==> design.v <==
module encode_fsm(input logic [247:0] data, input logic clk_out, reset, start, output logic [61:0] coded_kmer, output logic coded_ready);
    always_ff @(posedge clk_out) begin
        if(reset==0) begin
            coded_ready<=0;
        end
        else if(start) begin  
            coded_kmer[ 0 ]<=data[ 1 ]^data[ 2 ];
            coded_kmer[ 2 ]<=data[ 9 ]^data[ 10 ];
            coded_kmer[ 4 ]<=data[ 17 ]^data[ 18 ];
            coded_kmer[ 6 ]<=data[ 25 ]^data[ 26 ];
            coded_kmer[ 8 ]<=data[ 33 ]^data[ 34 ];
            coded_kmer[ 10 ]<=data[ 41 ]^data[ 42 ];
            coded_kmer[ 12 ]<=data[ 49 ]^data[ 50 ];
            coded_kmer[ 14 ]<=data[ 57 ]^data[ 58 ];
            coded_kmer[ 16 ]<=data[ 65 ]^data[ 66 ];
            coded_kmer[ 18 ]<=data[ 73 ]^data[ 74 ];
            coded_kmer[ 20 ]<=data[ 81 ]^data[ 82 ];
            coded_kmer[ 22 ]<=data[ 89 ]^data[ 90 ];
            coded_kmer[ 24 ]<=data[ 97 ]^data[ 98 ];
            coded_kmer[ 26 ]<=data[ 105 ]^data[ 106 ];
            coded_kmer[ 28 ]<=data[ 113 ]^data[ 114 ];
            coded_kmer[ 30 ]<=data[ 121 ]^data[ 122 ];
            coded_kmer[ 32 ]<=data[ 129 ]^data[ 130 ];
            coded_kmer[ 34 ]<=data[ 137 ]^data[ 138 ];
            coded_kmer[ 36 ]<=data[ 145 ]^data[ 146 ];
            coded_kmer[ 38 ]<=data[ 153 ]^data[ 154 ];
            coded_kmer[ 40 ]<=data[ 161 ]^data[ 162 ];
            coded_kmer[ 42 ]<=data[ 169 ]^data[ 170 ];
            coded_kmer[ 44 ]<=data[ 177 ]^data[ 178 ];
            coded_kmer[ 46 ]<=data[ 185 ]^data[ 186 ];
            coded_kmer[ 48 ]<=data[ 193 ]^data[ 194 ];
            coded_kmer[ 50 ]<=data[ 201 ]^data[ 202 ];
            coded_kmer[ 52 ]<=data[ 209 ]^data[ 210 ];
            coded_kmer[ 54 ]<=data[ 217 ]^data[ 218 ];
            coded_kmer[ 56 ]<=data[ 225 ]^data[ 226 ];
            coded_kmer[ 58 ]<=data[ 233 ]^data[ 234 ];
            coded_kmer[ 60 ]<=data[ 241 ]^data[ 242 ];
            coded_kmer[ 1 ]<=data[ 2 ];
            coded_kmer[ 3 ]<=data[ 10 ];
            coded_kmer[ 5 ]<=data[ 18 ];
            coded_kmer[ 7 ]<=data[ 26 ];
            coded_kmer[ 9 ]<=data[ 34 ];
            coded_kmer[ 11 ]<=data[ 42 ];
            coded_kmer[ 13 ]<=data[ 50 ];
            coded_kmer[ 15 ]<=data[ 58 ];
            coded_kmer[ 17 ]<=data[ 66 ];
            coded_kmer[ 19 ]<=data[ 74 ];
            coded_kmer[ 21 ]<=data[ 82 ];
            coded_kmer[ 23 ]<=data[ 90 ];
            coded_kmer[ 25 ]<=data[ 98 ];
            coded_kmer[ 27 ]<=data[ 106 ];
            coded_kmer[ 29 ]<=data[ 114 ];
            coded_kmer[ 31 ]<=data[ 122 ];
            coded_kmer[ 33 ]<=data[ 130 ];
            coded_kmer[ 35 ]<=data[ 138 ];
            coded_kmer[ 37 ]<=data[ 146 ];
            coded_kmer[ 39 ]<=data[ 154 ];
            coded_kmer[ 41 ]<=data[ 162 ];
            coded_kmer[ 43 ]<=data[ 170 ];
            coded_kmer[ 45 ]<=data[ 178 ];
            coded_kmer[ 47 ]<=data[ 186 ];
            coded_kmer[ 49 ]<=data[ 194 ];
            coded_kmer[ 51 ]<=data[ 202 ];
            coded_kmer[ 53 ]<=data[ 210 ];
            coded_kmer[ 55 ]<=data[ 218 ];
            coded_kmer[ 57 ]<=data[ 226 ];
            coded_kmer[ 59 ]<=data[ 234 ];
            coded_kmer[ 61 ]<=data[ 242 ];
            coded_ready<=1;
        end
        else if(coded_ready) begin  
            coded_ready<=0;      
        end
    end
endmodule
module canonic_fsm(input logic clk_out, reset, coded_ready, input logic [61:0]coded_kmer, 
					  output logic [61:0]k_canon, output logic canon_ready);  
	logic [61:0]k;    
	logic state;  
	always_ff @(posedge clk_out) begin
		if(reset==0) begin
			state<=0;
		end
		else if(coded_ready) begin
			state<=1;
		end
		else if(canon_ready) begin
			state<=0;	
		end	
	end
    always_comb begin
        begin
			k[ 1 : 0 ]=~coded_kmer[ 61 : 60 ];
			k[ 3 : 2 ]=~coded_kmer[ 59 : 58 ];
			k[ 5 : 4 ]=~coded_kmer[ 57 : 56 ];
			k[ 7 : 6 ]=~coded_kmer[ 55 : 54 ];
			k[ 9 : 8 ]=~coded_kmer[ 53 : 52 ];
			k[ 11 : 10 ]=~coded_kmer[ 51 : 50 ];
			k[ 13 : 12 ]=~coded_kmer[ 49 : 48 ];
			k[ 15 : 14 ]=~coded_kmer[ 47 : 46 ];
			k[ 17 : 16 ]=~coded_kmer[ 45 : 44 ];
			k[ 19 : 18 ]=~coded_kmer[ 43 : 42 ];
			k[ 21 : 20 ]=~coded_kmer[ 41 : 40 ];
			k[ 23 : 22 ]=~coded_kmer[ 39 : 38 ];
			k[ 25 : 24 ]=~coded_kmer[ 37 : 36 ];
			k[ 27 : 26 ]=~coded_kmer[ 35 : 34 ];
			k[ 29 : 28 ]=~coded_kmer[ 33 : 32 ];
			k[ 31 : 30 ]=~coded_kmer[ 31 : 30 ];
			k[ 33 : 32 ]=~coded_kmer[ 29 : 28 ];
			k[ 35 : 34 ]=~coded_kmer[ 27 : 26 ];
			k[ 37 : 36 ]=~coded_kmer[ 25 : 24 ];
			k[ 39 : 38 ]=~coded_kmer[ 23 : 22 ];
			k[ 41 : 40 ]=~coded_kmer[ 21 : 20 ];
			k[ 43 : 42 ]=~coded_kmer[ 19 : 18 ];
			k[ 45 : 44 ]=~coded_kmer[ 17 : 16 ];
			k[ 47 : 46 ]=~coded_kmer[ 15 : 14 ];
			k[ 49 : 48 ]=~coded_kmer[ 13 : 12 ];
			k[ 51 : 50 ]=~coded_kmer[ 11 : 10 ];
			k[ 53 : 52 ]=~coded_kmer[ 9 : 8 ];
			k[ 55 : 54 ]=~coded_kmer[ 7 : 6 ];
			k[ 57 : 56 ]=~coded_kmer[ 5 : 4 ];
			k[ 59 : 58 ]=~coded_kmer[ 3 : 2 ];
			k[ 61 : 60 ]=~coded_kmer[ 1 : 0 ];
			if(k<coded_kmer) begin
				k_canon=k;
			end
			else begin
				k_canon=coded_kmer;  
			end
		end
		canon_ready=state;
    end                                                     
endmodule
module k_canon_to_hash_result_velocidad_3pasos(input logic clk_out, reset, canon_ready, input logic [61:0]k_canon,  
							  output logic [63:0] hash_result, output logic hash_ready);
    logic [63:0] k0, k1, k2, k3, k4, k5, k6;
	logic [8:0] state, nextstate;  
	logic [31:0] x0, x1, x2, x3, x4, x5,x6, x7, x8, x9, 
	             x0_, x1_, x2_, x3_, x4_, x5_,x6_, x7_, x8_, x9_;
	logic [18:0] y0, y1, y2, w0, w1, w2, n0, 
				 y0_, y1_, y2_, w0_, w1_, w2_, n0_;
	always_ff @(posedge clk_out) begin
		if(reset==0) begin
			state<=0;
			hash_ready<=0;
		end
		else if(canon_ready) begin
			state<=1;
		end  
		else if(state==0) begin
			hash_ready<=0;  
		end	 
		else if(state==1) begin
			state<=2;
		end  
		else if(state==2) begin
			state<=3;
		end  
		else if(state==3) begin
			state<=4;
		end  
		else if(state==4) begin
			state<=5;
		end  
		else if(state==5) begin
			state<=6;
		end  
		else if(state==6) begin
			state<=7;
		end  
		else if(state==7) begin
			state<=8;		
		end  
		else if(state==8) begin
			state<=9;
		end  
		else if(state==9) begin
			state<=10;
		end  
		else if(state==10) begin
			state<=11;
		end  
		else if(state==11) begin
			state<=12;
		end  
		else if(state==12) begin
			state<=13;
		end  
		else if(state==13) begin
			state<=14;
		end  
		else if(state==14) begin
			state<=0;
			hash_ready<=1;
		end  
	end  
	always_ff @(posedge clk_out) begin
	case(state)
		1: k0 <= k_canon>>33;
		2: k1 <= k0^k_canon;
		3: begin
			x0<=k1[15:0]*'b1000110011001101;
			x1<=k1[31:16]*'b1000110011001101;
			x2<=k1[15:0]*'b1110110101010101;
			x3<=k1[15:0]*'b1010111111010111;
			x4<=k1[31:16]*'b1110110101010101;
			x5<=k1[47:32]*'b1000110011001101;
			x6<=k1[15:0]*'b1111111101010001;
			x7<=k1[31:16]*'b1010111111010111;
			x8<=k1[47:32]*'b1110110101010101;
			x9<=k1[63:48]*'b1000110011001101;
		end
		4: begin
			y0<= x3[31:16]  + x4[31:16]  + x5[31:16];
			y1<= x6[15:0] + x7[15:0] + x8[15:0];
			w0<= x1[31:16] + x2[31:16] + x3[15:0];
			w1<= x4[15:0] + x5[15:0];
			n0<= x0[31:16] + x2[15:0] + x1[15:0];
			k2[15:0]<= x0[15:0];
		end
		5: begin
			y2<= y0 + y1 + x9[15:0];
			w2<= w0 + w1 + n0[17:16];
			k2[31:16]<=n0;
		end
		6: begin
			k2[63:48]<= y2 + w2[18:16];
			k2[47:32]<= w2;		
		end
		7: k3 <= k2>>33;
		8: k4 <= k3^k2;
		9: begin
			x0_<=k4[15:0]*'b1110110001010011;
			x1_<=k4[31:16]*'b1110110001010011;
			x2_<=k4[15:0]*'b0001101010000101;
			x3_<=k4[15:0]*'b1011100111111110;
			x4_<=k4[31:16]*'b0001101010000101;
			x5_<=k4[47:32]*'b1110110001010011;
			x6_<=k4[15:0]*'b1100010011001110;
			x7_<=k4[31:16]*'b1011100111111110;
			x8_<=k4[47:32]*'b0001101010000101;
			x9_<=k4[63:48]*'b1110110001010011;
		end
		10: begin
            y0_<= x3_[31:16]  + x4_[31:16]  + x5_[31:16];
			y1_<= x6_[15:0] + x7_[15:0] + x8_[15:0];
			w0_<= x1_[31:16] + x2_[31:16] + x3_[15:0];
			w1_<= x4_[15:0] + x5_[15:0];
			n0_<= x0_[31:16] + x2_[15:0] + x1_[15:0];
			k5[15:0]<= x0_[15:0];
		end
		11: begin
			y2_<= y0_ + y1_ + x9_[15:0];
			w2_<= w0_ + w1_ + n0_[17:16];
			k5[31:16]<=n0_;
        end
		12: begin
			k5[63:48]<= y2_ + w2_[18:16];
			k5[47:32]<= w2_;
		end
		13: k6 <= k5>>33;
		14: hash_result <= k6^k5;
	endcase
	end
endmodule: k_canon_to_hash_result_velocidad_3pasos
module ldz_position(input logic reset, clk_out, hash_ready, input logic [63:0]hash_result, input logic start,  
output logic [5:0]ldz, output logic ldz_ready, output logic [31:0] sum_ldz);
	logic state;  
	logic [63:0]Ms;
    logic [31:0] bits32;
    logic [15:0] bits16;
    logic [8:0] bits8;
    logic [3:0] bits4;
    logic [1:0] bits2; 
    logic bits[31:0];
	always_ff @(posedge clk_out) begin
	    if(reset==0) begin
            ldz_ready<= 0;
            sum_ldz<=0;
            state<=0;
        end
        else begin
		if(hash_ready) begin
			state<=1;
		end
		else begin
			state<=0;	
		end	
        if(state) begin
            ldz_ready<=1;
            sum_ldz<=sum_ldz+ldz;
        end
        else begin
            ldz_ready<=0;
        end
        end
	end 
    always_comb begin
        begin
			Ms[13:0]=14'b10000000000000;
			Ms[63:14]=hash_result[63:14];
			ldz[5]=(Ms[63:32]==0);  
			if(ldz[5])
				bits32= Ms[31:0];
			else
				bits32[31:0]= Ms[63:32];  
			ldz[4]= (bits32[31:16]==0);  
			 if(ldz[4])
				bits16=bits32[15:0]; 
			 else             
				bits16=bits32[31:16];  
			 ldz[3]=(bits16[15:8]==0);  
			 if(ldz[3])
				bits8=bits16[7:0];
			 else
				bits8=bits16[15:8];
			 ldz[2]=(bits8[7:4]==0);
			 if(ldz[2])
				bits4=bits8[3:0];  
			 else
				bits4=bits8[7:4];
			 ldz[1]=(bits4[3:2]==0); 
			 if(ldz[1])
				bits2=bits4[1:0];            
			 else
				bits2=bits4[3:2];			 
			 ldz[0]=(bits2[1]==0); 
		end
    end
endmodule: ldz_position
module kmer_hash_top(
    input  logic        clk_out,
    input  logic        reset,         
    input  logic        in_valid,
    input  logic [7:0]  in_char,
    output logic        in_ready,
    output logic        out_valid,
    output logic [63:0] out_hash,
    output logic [5:0]  out_ldz,
    output logic [31:0] out_sum
);
    logic [247:0] data;
    logic [4:0]   count;
    logic         busy;
    logic         start;
    logic [61:0]  coded_kmer;  logic coded_ready;
    logic [61:0]  k_canon;     logic canon_ready;
    logic [63:0]  hash_result; logic hash_ready;
    logic [5:0]   ldz;         logic ldz_ready;
    logic [31:0]  sum_ldz;
    assign in_ready = ~busy;
    always_ff @(posedge clk_out) begin
        if(reset==0) begin
            data<=0;
            count<=0;
            busy<=0;
            start<=0;
        end
        else begin
            start<=0;
            if(in_valid && !busy) begin
                if(in_char==8'b0) begin
                    data<=0;
                    count<=0;
                end
                else begin
                    data[247:8]<=data[239:0];
                    data[7:0]<=in_char;
                    if(count>=30) begin
                        count<=31;
                        start<=1;
                        busy<=1;
                    end
                    else begin
                        count<=count+1;
                    end
                end
            end
            else if(hash_ready) begin
                busy<=0;
            end
        end
    end
    encode_fsm f1(.data(data), .clk_out(clk_out), .reset(reset), .start(start),
                  .coded_kmer(coded_kmer), .coded_ready(coded_ready));
    canonic_fsm f2(.clk_out(clk_out), .reset(reset), .coded_ready(coded_ready),
                   .coded_kmer(coded_kmer), .k_canon(k_canon), .canon_ready(canon_ready));
    k_canon_to_hash_result_velocidad_3pasos f3(.clk_out(clk_out), .reset(reset),
                   .canon_ready(canon_ready), .k_canon(k_canon),
                   .hash_result(hash_result), .hash_ready(hash_ready));
    ldz_position f4(.reset(reset), .clk_out(clk_out), .hash_ready(hash_ready),
                    .hash_result(hash_result), .start(start),
                    .ldz(ldz), .ldz_ready(ldz_ready), .sum_ldz(sum_ldz));
    assign out_valid = ldz_ready;
    assign out_hash  = hash_result;
    assign out_ldz   = ldz;
    assign out_sum   = sum_ldz;
endmodule
==> run.sh <==
#!/bin/bash
# the make line also repeats each setting of config.mk as NAME=value (left out here)
make -C /OpenROAD-flow-scripts/flow DESIGN_CONFIG=/design/flow/config.mk WORK_HOME=/design/flow/orfs CLKGATE_MAP_FILE= finish
==> config.mk <==
export PLATFORM = sky130hd
export DESIGN_NAME = kmer_hash_top
export DESIGN_NICKNAME = kmer_hash_top
export VERILOG_FILES = /design/flow/design.v
export SDC_FILE = /design/flow/constraint.sdc
export NUM_CORES = 4
export LEC_CHECK = 0
export CAP_MARGIN = 20
export CORE_MARGIN = 2
export CORE_UTILIZATION = 72
export PLACE_DENSITY = 0.66
export SLEW_MARGIN = 20
==> constraint.sdc <==
create_clock -name core_clock -period 7.5 [get_ports {clk_out}]
set_input_delay 1.5000 -clock core_clock [delete_from_list [all_inputs] [get_ports {clk_out}]]
set_output_delay 1.5000 -clock core_clock [all_outputs]
set_load 0.01 [all_outputs]
==> results of run 1 <==
[through the flow]
step / setup slack, ns / instance area (um2) / util (%) / total power, mW / hold slack (ns)
after floorplan: 1.03 / 123000 / - / 8.03 / 0.400
after global placement: 0.738 / 128000 / 75.2 / 8.04 / 0.400
after detailed placement: 0.521 / 128000 / 75.2 / 8.05 / 0.405
after CTS: 0.529 / 133000 / 78.1 / 15.4 / 0.410
after global routing: 0.199 / 133000 / 78.1 / 15.6 / 0.422
final: 0.443 / 133000 / 78.1 / 15.4 / 0.417
[layer usage]
layer	track usage [%]	wire, um	up-vias
li1	-	-	36800
met1	47.7	124000	40800
met2	64.4	158000	3513
met3	6.88	23500	1069
met4	29.8	31200	10
met5	0	70	-
[final cells by class]
class | count | area, um2
diodes | 11 | 27.5
clock buffers | 175 | 3800
clock inverters | 89 | 1190
fillers | 10300 | 37100
inverters | 2427 | 9110
multi-input cells | 7078 | 75900
flip-flops and latches | 1312 | 38200
well taps | 2218 | 2780
repair buffers | 188 | 1720
==> results.json, run 1 <==
{
  "dp_hpwl_mm": 273,
  "max_freq_mhz": 142,
  "pwr.group.clock_mw": 7.46,
  "logic_family": "adder cells",
  "setup_viol_count_final": 0,
  "post_cts_buffers": 0,
  "gr-total-overflow": 0,
  "crit_required_ns": 6.00,
  "xor_share_pct": 6.02,
  "yosysCellCount": 10900,
  "power_leader": "sequential cells",
  "internal_power_mw": 12.0,
  "aoi_share_pct": 7.31,
  "period_used_pct": 94.1,
  "synth_cell_types": 81,
  "warnings": 69,
  "pg_comb_mw": 0.0386,
  "initCoreUtil_pct": 72.6,
  "ys_sh_simple_pct": 5.48,
  "dieHeight_um": 418,
  "cpMostUsedCell": "nand3_1",
  "drcViolationCount": 0,
  "die_w_um": 418,
  "final_cells": 13500,
  "worstSetupEndpoint": "out_ldz[0]",
  "pwr-share-seq_pct": 51.2,
  "ys_warn_count": 5,
  "globalRouteTotalUtil_pct": 39.7,
  "power_switching_mw": 3.32,
  "setup_tns_ns": 0,
  "rsz0062_at_grt": "no",
  "fin_crit_ns": 7.06,
  "r2r-end": "f3.x3[31]",
  "ys_seq_share_pct": 31.0,
  "hold_viol": 0,
  "synth_flops": 1312,
  "cp_max_fo": 18,
  "hold-path-cell-count": 0,
  "cts.repair.resized": 0,
  "ioPinCount": 115,
  "min_path_type": "flop to flop",
  "outcome": "no timing/DRC/antenna violations",
  "dr.pass1.iters": 9,
  "power-per-cell-area_nw_per_um2": 116,
  "rr_worst_depth": 23,
  "syn_inst": 10900,
  "num-nets-final": 14500,
  "htree_levels": 4,
  "cts_hold_buffers": 0,
  "ys_area_um2": 123000,
  "yosys.area_share.adder_pct": 42.3,
  "synthMuxAreaShare_pct": 0.325,
  "area_leaders": "edfxtp_1 29%, fa_1 21%, ha_1 21%, inv_1 7.4%, xnor2_1 4.2%",
  "clockPowerShare_pct": 48.6,
  "cap_viol_max_count": 0,
  "tightest_slew_ns": 1.25,
  "grt_pass1_vias": 87200,
  "hold_path_end": "f3.k2[40]",
  "gp_congestion": 1.03,
  "path_clk_slew_ns": 0.06,
  "startpoint": "f3.hash_result[31]",
  "slowest_delay_ns": 0.69,
  "worstReg2RegStart": "f3.k1[10]",
  "ant_nets": 0,
  "chipArea_um2": 175000,
  "placementRows": 151,
  "critPathBufInv": 1,
  "dp.cells": 13200,
  "power_frac_comb_pct": 0.3,
  "slew_headroom_pct": 15.8,
  "numPortBuffers": 114,
  "cts_buffers": 144,
  "viasPerCell": 6.09,
  "grt_start_max_net_pins": 149,
  "synth_nets": 14300,
  "core_area_um2": 170000,
  "top_area_cell": "edfxtp_1",
  "endpoint_kind": "primary output",
  "async_flop_share_pct": 0,
  "syn_area_per_cell_um2": 11.3,
  "crit_family": "AND-OR/OR-AND gates",
  "startpoint_type": "flop",
  "synthesis.area_um2": 123000,
  "path_depth": 11,
  "wl_per_cell_um": 25.0,
  "final_max_slew_viol_count": 0,
  "hold_start": "f3.w2[8]",
  "first_iter_violations": 7166,
  "totalWireLength_mm": 337,
  "cellLeakagePower_nw": 62.3,
  "most_common_cell": "inv_1",
  "clockBufferDepth": 3,
  "switching_share_pct": 21.6,
  "clk_latency_ns": 0.84,
  "top_area_share_pct": 29.0,
  "vias": 82200,
  "area_growth_syn_to_layout_pct": 7.58,
  "root_buffer": "clkbuf_16",
  "pg_seq_mw": 7.85,
  "cts_tree": "built",
  "edf_count": 1191,
  "grt_pass1_wl_mm": 515,
  "clock_sinks": 1312,
  "finalClockSkew_ns": 0.0545,
  "antenna_found_initial": 11,
  "cpMaxStageDelayCell": "edfxtp_1",
  "ys.flop_type": "edfxtp_1",
  "path_cells": "or3_1, nor3_1, nand3_1, o2bb2ai_4, and4b_1, o2111a_1, a221o_1, nand3_1, a211oi_1, a221oi_2, clkdlybuf4s50_1",
  "ir_worst_vdd_uv": 218,
  "arrival_ns": 5.56,
  "worstSetupPathType": "flop to primary output",
  "r2r_setup_slack_ns": 0.50,
  "common_cells": "2,427 x inv_1, 2,072 x ha_1, 1,314 x fa_1"
}
==> inputs of run 2 (changes only) <==
CELL_PAD_IN_SITES_GLOBAL_PLACEMENT = 2   (was unset)
CORE_MARGIN = 4   (was 2)
CORE_UTILIZATION = 26   (was 72)
CTS_CLUSTER_SIZE = 14   (was unset)
GPL_TIMING_DRIVEN = 0   (was unset)
MAX_ROUTING_LAYER = met5   (was unset)
PLACE_DENSITY = unset   (was 0.66)
PLACE_DENSITY_LB_ADDON = 0.14   (was unset)
SETUP_SLACK_MARGIN = 1.53   (was unset)
TNS_END_PERCENT = 40   (was unset)
clock period = 7.66 ns   (was 7.5 ns; I/O delays follow)
==> run 2 against run 1 <==
Net effect: critical path depth rose by 16; worst hold slack lost 0.019 ns; via count decreased by 4.7%; cell area grew 9.2%; die size rose to 2.8 times the previous value; final cell count increased by 33%; total power increased by 3.6%; utilization fell by 47 points; sequential power is 2% lower; clock power up 9.4%.
==> results.json, run 2 <==
{
  "clockBufferDepth": 4,
  "ys_area_um2": 123000,
  "setup_viol_count_final": 0,
  "setup_tns_ns": 0,
  "min_path_type": "flop to flop",
  "dp_hpwl_mm": 338,
  "gp_congestion": 0.832,
  "path_depth": 27,
  "ys_warn_count": 5,
  "period_used_pct": 86.6,
  "hold_path_end": "f3.k5[36]",
  "grt_pass1_wl_mm": 590,
  "pg_comb_mw": 0.0530,
  "cpMaxStageDelayCell": "fa_1",
  "die_w_um": 697,
  "clk_latency_ns": 0.88,
  "synth_nets": 14300,
  "tightest_slew_ns": 1.10,
  "chipArea_um2": 486000,
  "met3_usage_pct": 1.40,
  "switching_share_pct": 21.7,
  "syn_area_per_cell_um2": 11.3,
  "synthMuxAreaShare_pct": 0.325,
  "arrival_ns": 7.22,
  "cts_hold_buffers": 0,
  "finalClockSkew_ns": 0.0531,
  "hold_viol": 0,
  "total_power_mw": 15.9,
  "xor_share_pct": 6.02,
  "ys_seq_share_pct": 31.0,
  "clockPowerShare_pct": 51.3,
  "core_area_um2": 472000,
  "async_flop_share_pct": 0,
  "synthesis.area_um2": 123000,
  "cellLeakagePower_nw": 65.1,
  "crit_family": "adder cells",
  "max_freq_mhz": 151,
  "cts_buffers": 173,
  "initCoreUtil_pct": 26.1,
  "edf_count": 1191,
  "slowest_delay_ns": 0.56,
  "ioPinCount": 115,
  "worstSetupPathType": "flop to flop",
  "first_iter_violations": 3807,
  "area_leaders": "edfxtp_1 29%, fa_1 21%, ha_1 21%, inv_1 7.4%, xnor2_1 4.2%",
  "placementRows": 252,
  "power-per-cell-area_nw_per_um2": 110,
  "internal_power_mw": 12.5,
  "path_clk_slew_ns": 0.06,
  "clock_sinks": 1312,
  "totalWireLength_mm": 402,
  "synth_cell_types": 81,
  "vias": 78300,
  "grt_util_met2_pct": 29.8,
  "final_max_slew_viol_count": 0,
  "pwr.group.clock_mw": 8.16,
  "ys_sh_simple_pct": 5.48,
  "wl_per_cell_um": 22.4,
  "top_area_share_pct": 29.0,
  "yosysCellCount": 10900,
  "synth_flops": 1312,
  "viasPerCell": 4.37,
  "warnings": 67,
  "common_cells": "2,427 x inv_1, 2,072 x ha_1, 1,314 x fa_1",
  "yosys.area_share.adder_pct": 42.3,
  "power_frac_comb_pct": 0.3,
  "power_switching_mw": 3.45,
  "r2r_setup_slack_ns": 1.03,
  "gr-total-overflow": 0,
  "dieHeight_um": 697,
  "crit_required_ns": 8.24,
  "root_buffer": "clkbuf_16",
  "cts_tree": "built",
  "numPortBuffers": 114,
  "globalRouteTotalUtil_pct": 16.7,
  "htree_levels": 4,
  "most_common_cell": "inv_1",
  "critPathBufInv": 10,
  "aoi_share_pct": 7.31,
  "hold_start": "f3.w2_[4]",
  "worstReg2RegStart": "f3.k1[10]",
  "dp.cells": 17300,
  "area_growth_syn_to_layout_pct": 17.5,
  "pwr-share-seq_pct": 48.3,
  "num-nets-final": 15000,
  "busiest_layer": "met2",
  "hold-path-cell-count": 0,
  "startpoint_type": "flop",
  "slew_headroom_pct": 26.6,
  "syn_inst": 10900,
  "rsz0062_at_grt": "yes",
  "use_met1_pct": 22.1,
  "top_area_cell": "edfxtp_1",
  "dr.pass1.iters": 7,
  "r2r-end": "f3.x3[30]",
  "pg_seq_mw": 7.69,
  "outcome": "no timing/DRC/antenna violations",
  "startpoint": "f3.k1[10]",
  "drcViolationCount": 0,
  "cap_viol_max_count": 0,
  "cp_max_fo": 4,
  "endpoint_kind": "flop",
  "rr_worst_depth": 27,
  "ir_worst_vdd_uv": 155,
  "ant_nets": 0,
  "grt_start_max_net_pins": 55,
  "logic_family": "adder cells",
  "fillers": 48200,
  "final_cells": 17900,
  "worstSetupEndpoint": "f3.x3[30]",
  "fin_crit_ns": 6.63,
  "antenna_found_initial": 33,
  "grt_pass1_vias": 85200,
  "ys.flop_type": "edfxtp_1",
  "power_leader": "clock"
}
==> run 2: stage by stage <==
stage / hold slack, ns / cell area (um2) / setup WS [ns] / utilization [%]
floorplan: 0.400 / 123000 / 1.41 / -
global placement: 0.403 / 132000 / -1.97 / 28.0
detailed placement: 0.405 / 134000 / -0.674 / 28.3
CTS: 0.397 / 143000 / 0.995 / 30.3
global route: 0.411 / 145000 / 0.856 / 30.7
finish: 0.399 / 145000 / 1.03 / 30.7
==> run 2: timing repair <==
item	in CTS	in global routing
setup endpoints to repair	168	114
pin swaps	141	126
buffers inserted	243	108
resized	360	187
==> run 2: cell type report <==
class                   instances  area (um2)  area share, %
diodes                          4        10.0        0.00691
plain buffers                  54         241          0.167
clock buffers                 214        4540           3.14
clock inverters                99        1080          0.743
inverters                    2427        9160           6.32
multi-input cells            7078       78200           53.9
flip-flops and latches       1312       38200           26.4
well taps                    6223        7790           5.37
repair buffers                528        5700           3.93
==> run 2: routing by layer <==
layer	wire length, um	up-vias
li1	-	37700
met1	183000	39300
met2	202000	996
met3	10500	283
met4	7070	0
met5	0	-
==> inputs of run 3 (changes only) <==
CELL_PAD_IN_SITES_GLOBAL_PLACEMENT = unset   (was 2)
CORE_MARGIN = 2   (was 4)
CORE_UTILIZATION = 57   (was 26)
CTS_CLUSTER_SIZE = 99   (was 14)
GPL_TIMING_DRIVEN = unset   (was 0)
MAX_ROUTING_LAYER = unset   (was met5)
PLACE_DENSITY_LB_ADDON = unset   (was 0.14)
SETUP_SLACK_MARGIN = unset   (was 1.53)
TNS_END_PERCENT = unset   (was 40)
clock period = 4.74 ns   (was 7.66 ns; I/O delays follow)
==> run 3 against run 2 <==
Net effect: now fails the layout checks on negative setup slack; worst hold slack gained 0.00066 ns; cell area grew 6.7%; sequential power grew 61%; sequential share of layout area shrank 1.7 points; largest cell class unchanged.
==> results.json, run 3 <==
{
  "outcome": "complete, but fails checks",
  "violations": "negative setup slack",
  "synth_flops": 1312,
  "rsz0062_at_grt": "yes",
  "pwr.group.clock_mw": 12.1,
  "cts_buffers": 149,
  "ys_warn_count": 5,
  "gr-total-overflow": 0,
  "final_max_slew_viol_count": 0,
  "final_cells": 16000,
  "edf_count": 1191,
  "rr_worst_depth": 23,
  "cpMostUsedCell": "fa_1",
  "ys_sh_simple_pct": 5.48,
  "r2r_setup_slack_ns": -1.35,
  "vias": 85800,
  "drcViolationCount": 0,
  "syn_area_per_cell_um2": 11.3,
  "setup_slack_ns": -1.35,
  "pwr-share-seq_pct": 50.6,
  "cts_tree": "built",
  "grt_pass1_wl_mm": 543,
  "power_frac_comb_pct": 0.2,
  "hold_slack_ns": 0.399,
  "antenna_found_initial": 14,
  "synthMuxAreaShare_pct": 0.325,
  "pg_comb_mw": 0.0597,
  "yosysCellCount": 10900,
  "cellLeakagePower_nw": 72.4,
  "synthesis.area_um2": 123000,
  "area_growth_syn_to_layout_pct": 25.3,
  "switching_share_pct": 21.8,
  "max_freq_mhz": 164,
  "ys.flop_type": "edfxtp_1",
  "hold-path-cell-count": 0,
  "dp.cells": 15400,
  "root_buffer": "clkbuf_16",
  "crit_required_ns": 5.29,
  "cap_viol_max_count": 0,
  "warnings": 72,
  "dp_hpwl_mm": 298,
  "synth_nets": 14300,
  "r2r-end": "f3.x2[31]",
  "clock_sinks": 1312,
  "ioPinCount": 115,
  "clockBufferDepth": 3,
  "globalRouteTotalUtil_pct": 32.8,
  "arrival_ns": 6.64,
  "area_leaders": "edfxtp_1 29%, fa_1 21%, ha_1 21%, inv_1 7.4%, xnor2_1 4.2%",
  "slew_headroom_pct": 26.1,
  "chipArea_um2": 220000,
  "finalClockSkew_ns": 0.0589,
  "critPathBufInv": 6,
  "clk_latency_ns": 0.83,
  "top_area_share_pct": 29.0,
  "htree_levels": 4,
  "clockPowerShare_pct": 49.2,
  "period_used_pct": 128,
  "placementRows": 170,
  "power-per-cell-area_nw_per_um2": 159,
  "core_area_um2": 215000,
  "die_w_um": 469,
  "slowest_delay_ns": 0.59,
  "async_flop_share_pct": 0,
  "ys_area_um2": 123000,
  "startpoint_type": "flop",
  "most_common_cell": "inv_1",
  "hold_path_end": "f3.k2[38]",
  "top_area_cell": "edfxtp_1",
  "first_iter_violations": 5154,
  "yosys.area_share.adder_pct": 42.3,
  "path_clk_slew_ns": 0.06,
  "logic_family": "adder cells",
  "num-nets-final": 16400,
  "startpoint": "f3.k1[2]",
  "hold_viol": 0,
  "power_leader": "sequential cells",
  "cpMaxStageDelayCell": "fa_1",
  "gp_congestion": 0.969,
  "ant_nets": 0,
  "syn_inst": 10900,
  "common_cells": "2,427 x inv_1, 2,072 x ha_1, 1,314 x fa_1",
  "grt_start_max_net_pins": 128,
  "setup_viol_count_final": 273,
  "viasPerCell": 5.37,
  "worstSetupEndpoint": "f3.x2[31]",
  "synth_cell_types": 81,
  "power_switching_mw": 5.36,
  "ir_worst_vdd_uv": 293,
  "xor_share_pct": 6.02,
  "initCoreUtil_pct": 57.4,
  "cp_max_fo": 4,
  "totalWireLength_mm": 357,
  "worstReg2RegStart": "f3.k1[2]",
  "min_path_type": "flop to flop",
  "worstSetupPathType": "flop to flop",
  "internal_power_mw": 19.2,
  "path_depth": 23,
  "wl_per_cell_um": 22.3,
  "crit_family": "adder cells",
  "aoi_share_pct": 7.31,
  "grt_pass1_vias": 92000,
  "hold_start": "f3.w2[6]",
  "endpoint_kind": "flop",
  "cts_hold_buffers": 0,
  "path_cells": "buf_6, fa_1, inv_1, fa_1, inv_1, fa_1, inv_1, fa_1, fa_1, inv_2, fa_1, ha_4, a21oi_4, o21ai_4, or3_4, nor3_4, o31ai_4, o211ai_1, buf_4, a31oi_4, a21o_1, a21oi_2, xnor2_1",
  "setup_tns_ns": -173.69,
  "pg_seq_mw": 12.4,
  "ys_seq_share_pct": 31.0,
  "tightest_slew_ns": 1.11,
  "dieHeight_um": 469,
  "numPortBuffers": 114,
  "fin_crit_ns": 6.09,
  "total_power_mw": 24.6,
  "dr.pass1.iters": 5
}
==> run 3: timing repair <==
item / CTS / global route
pin swaps: 548 / 212
endpoints found under the setup margin: 273 / 299
gates resized: 801 / 178
buffers inserted: 232 / 100
==> run 3: layout make-up <==
class / count / area (um2)
Fill cell: 15400 / 60300
Clock inverter: 99 / 1250
Tap cell: 2838 / 3550
Timing Repair Buffer: 2028 / 16600
Clock buffer: 177 / 3940
Sequential cell: 1312 / 38200
Multi-Input combinational cell: 7078 / 81800
Inverter: 2427 / 9140
Antenna cell: 6 / 15.0
==> run 3: metal layers <==
metal	wire length [um]	global-route usage (%)	vias up	part of all wire, %
met2	177000	56.9	1838	50
met1	141000	39.8	42800	39
li1	-	-	40600	-
met5	13	0	-	0.0036
met3	14300	3.81	591	4.0
met4	24300	18.1	2	6.8
==> run 3: metrics by stage <==
step / cell area (um2) / worst slack [ns] / utilization (%)
3_3_place_gp: 143000 / -1.48 / 66.3
4_1_cts: 153000 / -1.44 / 71.3
3_5_place_dp: 143000 / -1.52 / 66.3
2_1_floorplan: 125000 / -1.48 / -
6_report: 155000 / -1.35 / 72.0
5_1_grt: 155000 / -1.63 / 71.9
==> inputs of run 4 (changes only) <==
CAP_MARGIN = 15   (was 20)
CORE_UTILIZATION = 72   (was 57)
CTS_CLUSTER_DIAMETER = 29   (was unset)
CTS_CLUSTER_SIZE = unset   (was 99)
MAX_ROUTING_LAYER = met4   (was unset)
SETUP_SLACK_MARGIN = -0.43   (was unset)
clock period = 5.38 ns   (was 4.74 ns; I/O delays follow)
==> run 4 against run 3 <==
Net effect: the run now fails in global routing (5_1_grt); synthesized cell count unchanged; area after synthesis unchanged; die size down 21%.
==> results.json, run 4 <==
{
  "outcome": "aborted with a tool error",
  "lastStage": "global routing (5_1_grt)",
  "error_line": "[ERROR GRT-0232] Routing congestion too high. Check the congestion heatmap in the GUI.",
  "core_area_um2": 170000,
  "syn_area_per_cell_um2": 11.3,
  "xor_share_pct": 6.02,
  "ys_area_um2": 123000,
  "common_cells": "2,427 x inv_1, 2,072 x ha_1, 1,314 x fa_1",
  "top_area_cell": "edfxtp_1",
  "ys_warn_count": 5,
  "yosys.area_share.adder_pct": 42.3,
  "placementRows": 151,
  "chipArea_um2": 175000,
  "gr-total-overflow": 250,
  "initCoreUtil_pct": 72.6,
  "top_area_share_pct": 29.0,
  "dp.cells": 14300,
  "dieHeight_um": 418,
  "edf_count": 1191,
  "syn_inst": 10900,
  "logic_family": "adder cells",
  "synth_flops": 1312,
  "synthesis.area_um2": 123000,
  "yosysCellCount": 10900,
  "ys_seq_share_pct": 31.0,
  "ioPinCount": 115,
  "clockBufferDepth": 4,
  "globalRouteTotalUtil_pct": 65.8,
  "async_flop_share_pct": 0,
  "area_leaders": "edfxtp_1 29%, fa_1 21%, ha_1 21%, inv_1 7.4%, xnor2_1 4.2%",
  "ys.flop_type": "edfxtp_1",
  "most_common_cell": "inv_1",
  "synth_cell_types": 81,
  "gp_congestion": 1.03,
  "dp_slack_ns": -0.904,
  "die_w_um": 418,
  "ys_sh_simple_pct": 5.48,
  "cts_hold_buffers": 0,
  "htree_levels": 5,
  "synthMuxAreaShare_pct": 0.325,
  "cts_buffers": 295,
  "aoi_share_pct": 7.31,
  "root_buffer": "clkbuf_16",
  "numPortBuffers": 114,
  "clock_sinks": 1312,
  "dp_hpwl_mm": 293,
  "synth_nets": 14300
}
## run 4: through the flow
stage | hold WS (ns) | cell area, um2 | setup TNS [ns]
CTS | 0.385 | 148000 | -53.72
detailed placement | 0.405 | 136000 | -64.41
global placement | 0.401 | 136000 | -47.48
floorplan | 0.400 | 124000 | -20.05
## run 4: what timing repair did
item	CTS
pin swaps	190
cloned	1
resized	257
endpoints found under the setup margin	112
buffers inserted	112
## run 4: per-layer routing
layer  track usage (%)  overflow
met1              66.1         0
met2              86.4       145
met3              39.5         2
met4              63.7       103
met5                 -         -
==> inputs of run 5 (changes only) <==
ABC_AREA = 1   (was unset)
CAP_MARGIN = 40   (was 15)
CTS_CLUSTER_DIAMETER = unset   (was 29)
CTS_CLUSTER_SIZE = 52   (was unset)
MAX_ROUTING_LAYER = unset   (was met4)
PLACE_DENSITY = 0.78   (was unset)
SETUP_SLACK_MARGIN = unset   (was -0.43)
clock period = 5.31 ns   (was 5.38 ns; I/O delays follow)
==> run 5 against run 4 <==
Net effect: now fails the layout checks on negative setup slack; area after synthesis shrank 1.1%; synthesized cell count grew 2.6%; die size fell by 1.1%.
==> results.json, run 5 <==
{
  "outcome": "complete, but fails checks",
  "violations": "negative setup slack",
  "setup_viol_count_final": 153,
  "crit_family": "simple AND/OR/NAND/NOR gates",
  "worstSetupPathType": "flop to flop",
  "power_frac_comb_pct": 0.3,
  "rsz0062_at_grt": "yes",
  "setup_slack_ns": -1.66,
  "placementRows": 151,
  "warnings": 76,
  "ys_seq_share_pct": 31.3,
  "min_path_type": "flop to flop",
  "yosysCellCount": 11200,
  "syn_inst": 11200,
  "cpMaxStageDelayCell": "edfxtp_1",
  "aoi_share_pct": 5.84,
  "ir_worst_vdd_uv": 424,
  "r2r-end": "f4.sum_ldz[28]",
  "hold_viol": 0,
  "cpMostUsedCell": "nand2_2",
  "switching_share_pct": 22.8,
  "vias": 95600,
  "power_leader": "sequential cells",
  "top_area_cell": "edfxtp_1",
  "pg_comb_mw": 0.0619,
  "cp_max_fo": 6,
  "clockBufferDepth": 3,
  "finalClockSkew_ns": 0.0758,
  "startpoint_type": "flop",
  "globalRouteTotalUtil_pct": 44.5,
  "dieHeight_um": 416,
  "worstReg2RegStart": "f3.hash_result[53]",
  "ioPinCount": 115,
  "internal_power_mw": 17.0,
  "clk_latency_ns": 0.89,
  "period_used_pct": 131,
  "hold_path_end": "f3.k2[40]",
  "totalWireLength_mm": 426,
  "cts_hold_buffers": 0,
  "slowest_delay_ns": 0.46,
  "cellLeakagePower_nw": 70.6,
  "pwr-share-seq_pct": 50.4,
  "numPortBuffers": 114,
  "endpoint_kind": "flop",
  "startpoint": "f3.hash_result[53]",
  "clock_sinks": 1312,
  "most_common_cell": "inv_1",
  "area_leaders": "edfxtp_1 29%, fa_1 22%, ha_1 21%, inv_1 8.2%, xor2_1 4.6%",
  "ys_warn_count": 5,
  "dp_slack_ns": -0.468,
  "htree_levels": 4,
  "die_w_um": 416,
  "hold_start": "f3.w2[8]",
  "grt_pass1_vias": 97300,
  "edf_count": 1191,
  "top_area_share_pct": 29.3,
  "core_area_um2": 169000,
  "pg_seq_mw": 11.1,
  "cts_buffers": 144,
  "tightest_slew_ns": 1.33,
  "placed_area_um2": 134000,
  "root_buffer": "clkbuf_16",
  "antenna_found_initial": 43,
  "gp_congestion": 1.02,
  "synth_nets": 14500,
  "dr.pass1.iters": 9,
  "common_cells": "2,677 x inv_1, 2,072 x ha_1, 1,314 x fa_1",
  "cts_tree": "built",
  "ant_nets": 0,
  "path_clk_slew_ns": 0.07,
  "path_depth": 37,
  "cap_viol_max_count": 0,
  "r2r_setup_slack_ns": -1.66,
  "chipArea_um2": 173000,
  "max_freq_mhz": 144,
  "num-nets-final": 16100,
  "first_iter_violations": 11400,
  "dp_hpwl_mm": 291,
  "drcViolationCount": 0,
  "critPathBufInv": 6,
  "grt_pass1_wl_mm": 571,
  "finalInstanceArea_um2": 147000,
  "gr-total-overflow": 0,
  "ys_area_um2": 122000,
  "grt_start_max_net_pins": 133,
  "slew_headroom_pct": 10.8,
  "ys_sh_simple_pct": 5.21,
  "fin_crit_ns": 6.97,
  "worstSetupEndpoint": "f4.sum_ldz[28]",
  "viasPerCell": 6.35,
  "wl_per_cell_um": 28.3,
  "synthMuxAreaShare_pct": 0.0164,
  "power_switching_mw": 5.02,
  "area_growth_syn_to_layout_pct": 20.9,
  "logic_family": "adder cells",
  "async_flop_share_pct": 0,
  "synth_flops": 1312,
  "synthesis.area_um2": 122000,
  "crit_required_ns": 6.07,
  "synth_cell_types": 50,
  "ys.flop_type": "edfxtp_1",
  "initCoreUtil_pct": 72.2,
  "arrival_ns": 7.72,
  "rr_worst_depth": 37,
  "hold-path-cell-count": 0,
  "pwr.group.clock_mw": 10.8,
  "yosys.area_share.adder_pct": 42.8,
  "power-per-cell-area_nw_per_um2": 149,
  "clockPowerShare_pct": 49.3,
  "final_max_slew_viol_count": 0,
  "xor_share_pct": 6.45,
  "syn_area_per_cell_um2": 10.9
}
## run 5: cell type report
class,count,area [um2]
clock buffer,174,3840
fill,7438,21400
clock inverter,96,1140
multi-input combinational,7119,79600
tap,2218,2780
sequential,1312,38200
inverter,2678,10100
antenna,32,80.1
timing repair buffer,1420,11800
## run 5: per-layer routing
layer  vias up  wire, um  global-route usage [%]
met2      7357    193000                    72.1
li1      39300         -                       -
met4        42     52600                    38.5
met3      3038     44600                    10.1
met5         -       497                   0.278
met1     45900    134000                    49.7
## run 5: stage by stage
step	hold slack, ns	total power [mW]	utilization, %	TNS (ns)	instances
2_1_floorplan	0.390	11.4	-	-1.81	11200
3_3_place_gp	0.401	11.4	79.1	-8.21	14400
3_5_place_dp	0.405	11.4	79.2	-17.34	14400
4_1_cts	0.413	21.8	84.2	-5.50	14900
5_1_grt	0.423	22.2	87.3	-128.31	15000
6_report	0.413	22.0	87.3	-67.05	15000
## run 5: what timing repair did
action                     in CTS  in global routing
setup endpoints to repair     133                197
gates cloned                    4                  0
pin swaps                     247                486
setup buffers                 186                191
gates resized                 441                837
==> inputs of run 6 (changes only) <==
ABC_AREA = unset   (was 1)
CAP_MARGIN = 20   (was 40)
CTS_CLUSTER_SIZE = 75   (was 52)
GPL_TIMING_DRIVEN = 1   (was unset)
MAX_ROUTING_LAYER = met5   (was unset)
PLACE_DENSITY = unset   (was 0.78)
PLACE_DENSITY_LB_ADDON = 0.21   (was unset)
SETUP_SLACK_MARGIN = 1.06   (was unset)
TNS_END_PERCENT = 40   (was unset)
clock period = 4.1 ns   (was 5.31 ns; I/O delays follow)
==> run 6 against run 5 <==
Net effect: the run now fails in global routing (5_1_grt); area after synthesis up 1.1%; synthesized cell count fell by 2.5%; die size up 1.1%.
==> results.json, run 6 <==
{
  "synth_cell_types": 81,
  "ys_sh_simple_pct": 5.48,
  "chipArea_um2": 175000,
  "yosys.area_share.adder_pct": 42.3,
  "top_area_share_pct": 29.0,
  "root_buffer": "clkbuf_16",
  "synthMuxAreaShare_pct": 0.325,
  "logic_family": "adder cells",
  "ys_seq_share_pct": 31.0,
  "syn_inst": 10900,
  "numPortBuffers": 114,
  "lastStage": "global routing (5_1_grt)",
  "ys.flop_type": "edfxtp_1",
  "ys_warn_count": 5,
  "dp_hpwl_mm": 306,
  "htree_levels": 4,
  "synthesis.area_um2": 123000,
  "clock_sinks": 1312,
  "synth_flops": 1312,
  "syn_area_per_cell_um2": 11.3,
  "placed_area_um2": 142000,
  "clockBufferDepth": 3,
  "edf_count": 1191,
  "cts_buffers": 145,
  "core_area_um2": 170000,
  "dieHeight_um": 418,
  "yosysCellCount": 10900,
  "initCoreUtil_pct": 72.6,
  "top_area_cell": "edfxtp_1",
  "die_w_um": 418,
  "ys_area_um2": 123000,
  "most_common_cell": "inv_1",
  "async_flop_share_pct": 0,
  "synth_nets": 14300,
  "placementRows": 151,
  "xor_share_pct": 6.02,
  "aoi_share_pct": 7.31,
  "area_leaders": "edfxtp_1 29%, fa_1 21%, ha_1 21%, inv_1 7.4%, xnor2_1 4.2%",
  "common_cells": "2,427 x inv_1, 2,072 x ha_1, 1,314 x fa_1",
  "gp_congestion": 1.02,
  "outcome": "aborted with a tool error",
  "ioPinCount": 115
}
-- run 6: metrics by stage --
stage,setup TNS [ns],instances,setup slack (ns)
floorplan,-290.57,10900,-2.12
global placement,-378.85,15100,-2.17
detailed placement,-418.86,15100,-2.42
CTS,-385.72,15500,-2.03
-- run 6: timing repair --
item | in CTS
buffers inserted | 166
pin swaps | 391
resized | 714
setup endpoints to repair | 620
hold buffers | 0
cloned | 1
==> inputs of run 7 (changes only) <==
CTS_CLUSTER_DIAMETER = 28   (was unset)
CTS_CLUSTER_SIZE = 52   (was 75)
GPL_TIMING_DRIVEN = unset   (was 1)
MAX_ROUTING_LAYER = unset   (was met5)
PLACE_DENSITY = 0.39   (was unset)
PLACE_DENSITY_LB_ADDON = unset   (was 0.21)
SETUP_SLACK_MARGIN = 1.82   (was 1.06)
TNS_END_PERCENT = unset   (was 40)
clock period = 6.12 ns   (was 4.1 ns; I/O delays follow)
==> run 7 against run 6 <==
Net effect: now fails the layout checks on negative setup slack; area after synthesis did not move; die size did not move; synthesized cell count unchanged.
==> results.json, run 7 <==
{
  "slowest_delay_ns": 0.77,
  "core_area_um2": 170000,
  "async_flop_share_pct": 0,
  "cts_tree": "built",
  "placementRows": 151,
  "ys.flop_type": "edfxtp_1",
  "hold_start": "f3.w2_[15]",
  "first_iter_violations": 9121,
  "chipArea_um2": 175000,
  "ys_warn_count": 5,
  "rsz0062_at_grt": "yes",
  "grt_start_max_net_pins": 169,
  "r2r_setup_slack_ns": -0.37,
  "rr_worst_depth": 28,
  "ys_seq_share_pct": 31.0,
  "cpMaxStageDelayCell": "mux2i_1",
  "power_leader": "clock",
  "cts_buffers": 297,
  "cpMostUsedCell": "buf_4",
  "synthMuxAreaShare_pct": 0.325,
  "antenna_found_initial": 34,
  "die_w_um": 418,
  "startpoint_type": "flop",
  "globalRouteTotalUtil_pct": 43.6,
  "most_common_cell": "inv_1",
  "setup_viol_count_final": 5,
  "vias": 90400,
  "power_switching_mw": 5.51,
  "finalClockSkew_ns": 0.114,
  "crit_family": "simple AND/OR/NAND/NOR gates",
  "grt_pass1_wl_mm": 565,
  "area_growth_syn_to_layout_pct": 18.9,
  "pg_seq_mw": 9.65,
  "final_util_pct": 86.4,
  "power_frac_comb_pct": 0.2,
  "slew_headroom_pct": 8.58,
  "crit_required_ns": 6.91,
  "worstReg2RegStart": "f3.hash_result[62]",
  "critPathBufInv": 12,
  "warnings": 75,
  "grt_pass1_vias": 95600,
  "hold_viol": 0,
  "internal_power_mw": 20.4,
  "root_buffer": "clkbuf_16",
  "ys_sh_simple_pct": 5.48,
  "pwr.group.clock_mw": 16.2,
  "gp_congestion": 1.02,
  "clk_latency_ns": 0.97,
  "clockBufferDepth": 4,
  "fillers": 7937,
  "yosysCellCount": 10900,
  "fin_crit_ns": 6.49,
  "worstSetupPathType": "flop to flop",
  "common_cells": "2,427 x inv_1, 2,072 x ha_1, 1,314 x fa_1",
  "cellLeakagePower_nw": 68.1,
  "synth_flops": 1312,
  "hold_path_end": "f3.k5[47]",
  "initCoreUtil_pct": 72.6,
  "ioPinCount": 115,
  "clock_sinks": 1312,
  "hold-path-cell-count": 0,
  "synth_nets": 14300,
  "ant_nets": 0,
  "endpoint_kind": "flop",
  "drcViolationCount": 0,
  "outcome": "complete, but fails checks",
  "dp_hpwl_mm": 274,
  "ir_worst_vdd_uv": 317,
  "logic_family": "adder cells",
  "path_clk_slew_ns": 0.06,
  "clockPowerShare_pct": 62.5,
  "syn_area_per_cell_um2": 11.3,
  "final_max_slew_viol_count": 0,
  "xor_share_pct": 6.02,
  "power-per-cell-area_nw_per_um2": 176,
  "cp_max_fo": 4,
  "max_freq_mhz": 154,
  "totalWireLength_mm": 389,
  "gr-total-overflow": 0,
  "yosys.area_share.adder_pct": 42.3,
  "htree_levels": 5,
  "top_area_share_pct": 29.0,
  "viasPerCell": 6.28,
  "dp_slack_ns": -0.129,
  "area_leaders": "edfxtp_1 29%, fa_1 21%, ha_1 21%, inv_1 7.4%, xnor2_1 4.2%",
  "pwr-share-seq_pct": 37.3,
  "r2r-end": "f4.sum_ldz[4]",
  "dr.pass1.iters": 8,
  "setup_slack_ns": -0.371,
  "edf_count": 1191,
  "violations": "negative setup slack",
  "path_depth": 28,
  "hold_slack_ns": 0.392,
  "top_area_cell": "edfxtp_1",
  "synth_cell_types": 81,
  "syn_inst": 10900,
  "dieHeight_um": 418,
  "period_used_pct": 106,
  "startpoint": "f3.hash_result[62]",
  "switching_share_pct": 21.3,
  "arrival_ns": 7.28,
  "ys_area_um2": 123000,
  "aoi_share_pct": 7.31,
  "worstSetupEndpoint": "f4.sum_ldz[4]",
  "num-nets-final": 15300,
  "min_path_type": "flop to flop",
  "cap_viol_max_count": 0,
  "synthesis.area_um2": 123000,
  "pg_comb_mw": 0.0469,
  "numPortBuffers": 114,
  "wl_per_cell_um": 27.1,
  "tightest_slew_ns": 1.37
}
[run 7: metrics by stage]
| step | instance area [um2] | setup TNS [ns] | power [mW] | cells |
|---|---|---|---|---|
| global placement | 131000 | -0.0617 | 9.86 | 13500 |
| global route | 147000 | -1.96 | 26.3 | 14400 |
| detailed placement | 131000 | -0.669 | 9.86 | 13500 |
| finish | 147000 | -0.504 | 25.9 | 14400 |
| floorplan | 125000 | -0.104 | 9.84 | 10900 |
| CTS | 144000 | 0 | 25.7 | 14300 |
[run 7: routing by layer]
metal | part of all wire [%] | global-route usage [%] | vias to the layer above
met2 | 46 | 70.0 | 5580
met1 | 34 | 49.3 | 44200
li1 | - | - | 38500
met4 | 11 | 38.2 | 18
met3 | 9.0 | 9.74 | 2058
met5 | 0.035 | 0 | -
[run 7: repair_timing]
action / in CTS / in global routing
hold endpoints to repair: 0 / 0
gates resized: 334 / 352
pin swaps: 265 / 256
hold buffers: 0 / 0
buffers inserted: 219 / 99
endpoints found under the setup margin: 347 / 381
[run 7: layout make-up]
type                       count  area, um2  area share, %
multi-input combinational   7078      79800           54.4
sequential                  1312      38200           26.0
inverter                    2427       9150           6.23
clock buffer                 333       7750           5.29
timing repair buffer         796       6790           4.63
tap                         2218       2780           1.89
clock inverter               187       2180           1.48
antenna                       33       82.6         0.0563
==> inputs of run 8 (changes only) <==
ABC_AREA = 0   (was unset)
CELL_PAD_IN_SITES_GLOBAL_PLACEMENT = 0   (was unset)
CORE_UTILIZATION = 57   (was 72)
CTS_CLUSTER_DIAMETER = unset   (was 28)
CTS_CLUSTER_SIZE = unset   (was 52)
GPL_ROUTABILITY_DRIVEN = 0   (was unset)
MAX_ROUTING_LAYER = met4   (was unset)
PLACE_DENSITY = unset   (was 0.39)
PLACE_DENSITY_LB_ADDON = 0.16   (was unset)
SETUP_SLACK_MARGIN = unset   (was 1.82)
SLEW_MARGIN = 10   (was 20)
TNS_END_PERCENT = 50   (was unset)
clock period = 4.91 ns   (was 6.12 ns; I/O delays follow)
==> run 8 against run 7 <==
Net effect: still fails the layout checks on negative setup slack; sequential share of layout area is 0.90 points lower; cell area is 3.6% higher; first-iteration DRC count is 43% lower; setup slack worse by 0.87 ns; non-clock buffer count is 1083 higher; clock skew is 0.060 ns lower; count of clock-buffer cells in the layout is 155 lower; area after synthesis stayed put; register-to-register slack worse by 0.87 ns; global-route usage is 12 points lower; critical path type unchanged; critical endpoint is now f3.x3[31]; largest power group unchanged; highest routed layer is now met4.
==> results.json, run 8 <==
{
  "path_cells": "buf_12, ha_4, inv_2, fa_1, inv_1, fa_1, inv_1, fa_1, inv_1, fa_1, inv_2, fa_1, inv_1, ha_2, or3_4, or3_4, nor3_4, o31ai_4, a31oi_2, a21o_1, o31a_1, o21ai_2, o311ai_2, o211ai_1",
  "finalInstanceArea_um2": 152000,
  "area_growth_syn_to_layout_pct": 23.2,
  "drcViolationCount": 0,
  "syn_inst": 10900,
  "grt_pass1_wl_mm": 522,
  "violations": "negative setup slack",
  "ys_sh_simple_pct": 5.48,
  "pwr.group.clock_mw": 12.1,
  "initCoreUtil_pct": 57.4,
  "path_depth": 24,
  "cpMaxStageDelayCell": "fa_1",
  "placementRows": 170,
  "synthesis.area_um2": 123000,
  "die_w_um": 469,
  "async_flop_share_pct": 0,
  "synth_cell_types": 81,
  "cap_viol_max_count": 0,
  "setup_slack_ns": -1.24,
  "clockPowerShare_pct": 50.0,
  "vias": 85900,
  "htree_levels": 4,
  "ys_seq_share_pct": 31.0,
  "outcome": "complete, but fails checks",
  "antenna_found_initial": 11,
  "common_cells": "2,427 x inv_1, 2,072 x ha_1, 1,314 x fa_1",
  "rr_worst_depth": 24,
  "dr.pass1.iters": 5,
  "dp_hpwl_mm": 279,
  "final_max_slew_viol_count": 0,
  "syn_area_per_cell_um2": 11.3,
  "pg_comb_mw": 0.0585,
  "warnings": 72,
  "endpoint_kind": "flop",
  "setup_viol_count_final": 234,
  "grt_pass1_vias": 92000,
  "min_path_type": "flop to flop",
  "chipArea_um2": 220000,
  "cpMostUsedCell": "fa_1",
  "worstReg2RegStart": "f3.k1[10]",
  "fin_crit_ns": 6.15,
  "pg_seq_mw": 12.0,
  "synth_nets": 14300,
  "path_clk_slew_ns": 0.06,
  "switching_share_pct": 21.1,
  "dp_slack_ns": -1.46,
  "rsz0062_at_grt": "yes",
  "worstSetupPathType": "flop to flop",
  "viasPerCell": 5.43,
  "most_common_cell": "inv_1",
  "critPathBufInv": 7,
  "hold-path-cell-count": 0,
  "ys_area_um2": 123000,
  "startpoint": "f3.k1[10]",
  "cp_max_fo": 4,
  "totalWireLength_mm": 341,
  "ys_warn_count": 5,
  "top_area_share_pct": 29.0,
  "yosysCellCount": 10900,
  "logic_family": "adder cells",
  "internal_power_mw": 19.0,
  "hold_path_end": "f3.k5[44]",
  "ioPinCount": 115,
  "placed_area_um2": 139000,
  "finalClockSkew_ns": 0.0538,
  "clock_sinks": 1312,
  "r2r-end": "f3.x3[31]",
  "first_iter_violations": 5194,
  "yosys.area_share.adder_pct": 42.3,
  "tightest_slew_ns": 1.15,
  "ys.flop_type": "edfxtp_1",
  "xor_share_pct": 6.02,
  "cts_tree": "built",
  "core_area_um2": 215000,
  "edf_count": 1191,
  "numPortBuffers": 114,
  "slew_headroom_pct": 22.8,
  "pwr-share-seq_pct": 49.7,
  "ant_nets": 0,
  "clockBufferDepth": 3,
  "hold_start": "f3.w2_[12]",
  "slowest_delay_ns": 0.52,
  "ir_worst_vdd_uv": 394,
  "wl_per_cell_um": 21.6,
  "power_frac_comb_pct": 0.2,
  "area_leaders": "edfxtp_1 29%, fa_1 21%, ha_1 21%, inv_1 7.4%, xnor2_1 4.2%",
  "power_switching_mw": 5.08,
  "synth_flops": 1312,
  "clk_latency_ns": 0.86,
  "cts_buffers": 150,
  "period_used_pct": 125,
  "cellLeakagePower_nw": 71.6,
  "gr-total-overflow": 0,
  "crit_required_ns": 5.47,
  "power_leader": "clock",
  "startpoint_type": "flop",
  "r2r_setup_slack_ns": -1.24,
  "top_area_cell": "edfxtp_1",
  "hold_viol": 0,
  "worstSetupEndpoint": "f3.x3[31]",
  "aoi_share_pct": 7.31,
  "arrival_ns": 6.71,
  "globalRouteTotalUtil_pct": 32.0,
  "max_freq_mhz": 163,
  "root_buffer": "clkbuf_16",
  "power-per-cell-area_nw_per_um2": 159,
  "synthMuxAreaShare_pct": 0.325,
  "dieHeight_um": 469,
  "crit_family": "adder cells",
  "num-nets-final": 16200,
  "grt_start_max_net_pins": 141
}
## run 8: metrics by stage
step	power (mW)	hold WS, ns	util, %	setup TNS (ns)	std cells
floorplan	12.3	0.400	-	-93.32	10900
global placement	12.3	0.400	64.9	-140.57	15300
detailed placement	12.3	0.405	64.9	-154.80	15300
CTS	24.3	0.407	69.4	-113.09	15700
global route	24.8	0.422	70.7	-164.32	15800
finish	24.1	0.416	70.7	-122.06	15800
## run 8: final cells by class
class,instances,area [um2]
diodes,18,45.0
inverters,2427,9130
repair buffers,1879,15100
well taps,2838,3550
clock buffers,178,3990
multi-input cells,7079,80500
clock inverters,100,1360
fillers,14900,62900
flip-flops and latches,1312,38200
## run 8: per-layer routing
| layer | vias to the layer above | GRT usage (%) | part of all wire, % |
|---|---|---|---|
| met1 | 42500 | 36.2 | 38 |
| met2 | 2306 | 52.6 | 48 |
| met4 | 0 | 22.3 | 9.0 |
| met3 | 921 | 4.57 | 4.8 |
| met5 | - | - | 0 |
| li1 | 40200 | - | - |
## run 8: what timing repair did
item	CTS	global route
resized	596	471
hold buffers	0	0
setup buffers	182	134
pin swaps	399	421
setup endpoints to repair	241	272
gates cloned	1	0
==> inputs of run 9 (changes only) <==
ABC_AREA = unset   (was 0)
CELL_PAD_IN_SITES_DETAIL_PLACEMENT = 0   (was unset)
CELL_PAD_IN_SITES_GLOBAL_PLACEMENT = 2   (was 0)
CORE_MARGIN = 4   (was 2)
CORE_UTILIZATION = 71   (was 57)
CTS_CLUSTER_SIZE = 48   (was unset)
MAX_ROUTING_LAYER = unset   (was met4)
MIN_ROUTING_LAYER = met2   (was unset)
PLACE_DENSITY_LB_ADDON = unset   (was 0.16)
SETUP_SLACK_MARGIN = 0.17   (was unset)
SLEW_MARGIN = 20   (was 10)
clock period = 7.5 ns   (was 4.91 ns; I/O delays follow)
==> run 9 against run 8 <==
Net effect: the run now fails in global placement without I/O (3_1_place_gp_skip_io); synthesized cell count unchanged; die size decreased by 18%; area after synthesis unchanged.
==> results.json, run 9 <==
{
  "edf_count": 1191,
  "synth_nets": 14300,
  "aoi_share_pct": 7.31,
  "async_flop_share_pct": 0,
  "ys_sh_simple_pct": 5.48,
  "synthesis.area_um2": 123000,
  "outcome": "aborted with a tool error",
  "initCoreUtil_pct": 71.7,
  "ys_seq_share_pct": 31.0,
  "placementRows": 152,
  "area_leaders": "edfxtp_1 29%, fa_1 21%, ha_1 21%, inv_1 7.4%, xnor2_1 4.2%",
  "common_cells": "2,427 x inv_1, 2,072 x ha_1, 1,314 x fa_1",
  "dieHeight_um": 425,
  "ys_warn_count": 5,
  "xor_share_pct": 6.02,
  "yosysCellCount": 10900,
  "yosys.area_share.adder_pct": 42.3,
  "most_common_cell": "inv_1",
  "top_area_share_pct": 29.0,
  "lastStage": "global placement without I/O (3_1_place_gp_skip_io)",
  "synthMuxAreaShare_pct": 0.325,
  "synth_flops": 1312,
  "die_w_um": 425,
  "top_area_cell": "edfxtp_1",
  "chipArea_um2": 180000,
  "logic_family": "adder cells",
  "core_area_um2": 172000,
  "ys.flop_type": "edfxtp_1",
  "syn_inst": 10900,
  "syn_area_per_cell_um2": 11.3,
  "error_line": "[ERROR GPL-0301] Utilization 109.647 % exceeds 100%.",
  "synth_cell_types": 81,
  "ys_area_um2": 123000
}
==> inputs of run 10 (changes only) <==
CAP_MARGIN = 15   (was 20)
CELL_PAD_IN_SITES_DETAIL_PLACEMENT = 2   (was 0)
CELL_PAD_IN_SITES_GLOBAL_PLACEMENT = 3   (was 2)
CORE_MARGIN = 2   (was 4)
CORE_UTILIZATION = 48   (was 71)
CTS_CLUSTER_DIAMETER = 226   (was unset)
CTS_CLUSTER_SIZE = unset   (was 48)
GPL_ROUTABILITY_DRIVEN = 1   (was 0)
HOLD_SLACK_MARGIN = 0.1   (was unset)
MAX_ROUTING_LAYER = met4   (was unset)
MIN_ROUTING_LAYER = unset   (was met2)
PLACE_DENSITY = 0.82   (was unset)
SETUP_SLACK_MARGIN = unset   (was 0.17)
SLEW_MARGIN = 25   (was 20)
TNS_END_PERCENT = unset   (was 50)
clock period = 5.96 ns   (was 7.5 ns; I/O delays follow)
==> run 10 against run 9 <==
Net effect: now fails the layout checks on negative setup slack; area after synthesis unchanged; synthesized cell count unchanged; die size increased by 45%.
==> results.json, run 10 <==
{
  "internal_power_mw": 16.0,
  "final_max_slew_viol_count": 0,
  "finalClockSkew_ns": 0.100,
  "totalWireLength_mm": 586,
  "cap_viol_max_count": 0,
  "critPathBufInv": 9,
  "cellLeakagePower_nw": 67.7,
  "antenna_found_initial": 40,
  "grt_pass1_vias": 107000,
  "r2r-end": "f3.x3[31]",
  "vias": 95400,
  "dp.cells": 15100,
  "yosys.area_share.adder_pct": 42.3,
  "initCoreUtil_pct": 48.1,
  "dp_hpwl_mm": 380,
  "most_common_cell": "inv_1",
  "yosysCellCount": 10900,
  "hold-path-cell-count": 0,
  "ant_nets": 0,
  "gr-total-overflow": 0,
  "synthMuxAreaShare_pct": 0.325,
  "die_w_um": 511,
  "startpoint": "f3.k1[4]",
  "power_switching_mw": 5.12,
  "cts_tree": "built",
  "synth_cell_types": 81,
  "hold_viol": 0,
  "wl_per_cell_um": 37.3,
  "drcViolationCount": 0,
  "ir_worst_vdd_uv": 318,
  "ioPinCount": 115,
  "period_used_pct": 116,
  "synth_flops": 1312,
  "ys_area_um2": 123000,
  "dieHeight_um": 511,
  "grt_pass1_wl_mm": 738,
  "worstSetupPathType": "flop to flop",
  "setup_viol_count_final": 126,
  "common_cells": "2,427 x inv_1, 2,072 x ha_1, 1,314 x fa_1",
  "switching_share_pct": 24.2,
  "async_flop_share_pct": 0,
  "hold_path_end": "f3.k2[4]",
  "min_path_type": "flop to flop",
  "first_iter_violations": 7000,
  "path_depth": 26,
  "viasPerCell": 6.07,
  "ys_warn_count": 5,
  "pwr.group.clock_mw": 11.2,
  "warnings": 75,
  "pwr-share-seq_pct": 46.8,
  "power_leader": "clock",
  "syn_inst": 10900,
  "r2r_setup_slack_ns": -0.94,
  "slew_headroom_pct": 18.2,
  "synth_nets": 14300,
  "slowest_delay_ns": 0.58,
  "ys_seq_share_pct": 31.0,
  "tightest_slew_ns": 1.22,
  "area_leaders": "edfxtp_1 29%, fa_1 21%, ha_1 21%, inv_1 7.4%, xnor2_1 4.2%",
  "clk_latency_ns": 0.90,
  "dr.pass1.iters": 7,
  "gp_congestion": 0.966,
  "final_cells": 15700,
  "crit_required_ns": 6.53,
  "endpoint_kind": "flop",
  "max_freq_mhz": 145,
  "pg_comb_mw": 0.0515,
  "pg_seq_mw": 9.88,
  "cpMaxStageDelayCell": "fa_1",
  "crit_family": "adder cells",
  "core_area_um2": 256000,
  "setup_slack_ns": -0.936,
  "arrival_ns": 7.47,
  "clock_sinks": 1312,
  "top_area_cell": "edfxtp_1",
  "path_clk_slew_ns": 0.08,
  "synthesis.area_um2": 123000,
  "logic_family": "adder cells",
  "worstReg2RegStart": "f3.k1[4]",
  "worstSetupEndpoint": "f3.x3[31]",
  "edf_count": 1191,
  "grt_start_max_net_pins": 146,
  "numPortBuffers": 114,
  "total_power_mw": 21.1,
  "syn_area_per_cell_um2": 11.3,
  "top_area_share_pct": 29.0,
  "fin_crit_ns": 6.90,
  "area_growth_syn_to_layout_pct": 18.7,
  "startpoint_type": "flop",
  "clockBufferDepth": 3,
  "cp_max_fo": 6,
  "hold_start": "f3.x0[4]",
  "cts_buffers": 163,
  "rr_worst_depth": 26,
  "globalRouteTotalUtil_pct": 39.7,
  "aoi_share_pct": 7.31,
  "xor_share_pct": 6.02,
  "chipArea_um2": 261000,
  "dp_slack_ns": -0.803,
  "placementRows": 186,
  "htree_levels": 4,
  "final_util_pct": 57.2,
  "rsz0062_at_grt": "yes",
  "power-per-cell-area_nw_per_um2": 144,
  "num-nets-final": 15500,
  "ys.flop_type": "edfxtp_1",
  "clockPowerShare_pct": 52.9,
  "violations": "negative setup slack",
  "root_buffer": "clkbuf_16",
  "ys_sh_simple_pct": 5.48,
  "power_frac_comb_pct": 0.2,
  "outcome": "complete, but fails checks"
}
run 10: through the flow:
stage | hold slack [ns] | cell area (um2) | setup TNS [ns]
3_3_place_gp | 0.400 | 135000 | -7.41
4_1_cts | 0.402 | 143000 | -5.58
3_5_place_dp | 0.405 | 135000 | -27.07
5_1_grt | 0.421 | 146000 | -47.46
6_report | 0.409 | 146000 | -38.43
2_1_floorplan | 0.400 | 123000 | -0.671
run 10: cell type report:
cell class              count  area [um2]
fillers                 24100      110000
multi-input cells        7078       79700
flip-flops and latches   1312       38200
repair buffers           1126        9330
inverters                2427        9130
clock buffers             194        4320
well taps                3384        4230
clock inverters           104        1360
diodes                     95         238
run 10: metal layers:
layer / routed length [um] / GRT usage [%] / up-vias
met5: 0 / - / -
met4: 64900 / 28.0 / 0
met3: 34100 / 4.63 / 2563
met2: 290000 / 69.4 / 4520
met1: 197000 / 41.7 / 49400
li1: - / - / 38800
run 10: timing repair:
| item | CTS | global route |
|---|---|---|
| pin swaps | 208 | 296 |
| gates resized | 383 | 468 |
| buffers inserted | 133 | 139 |
| setup endpoints to repair | 132 | 149 |
| hold buffers | 0 | 0 |
Power and IR drop assume default switching activity.
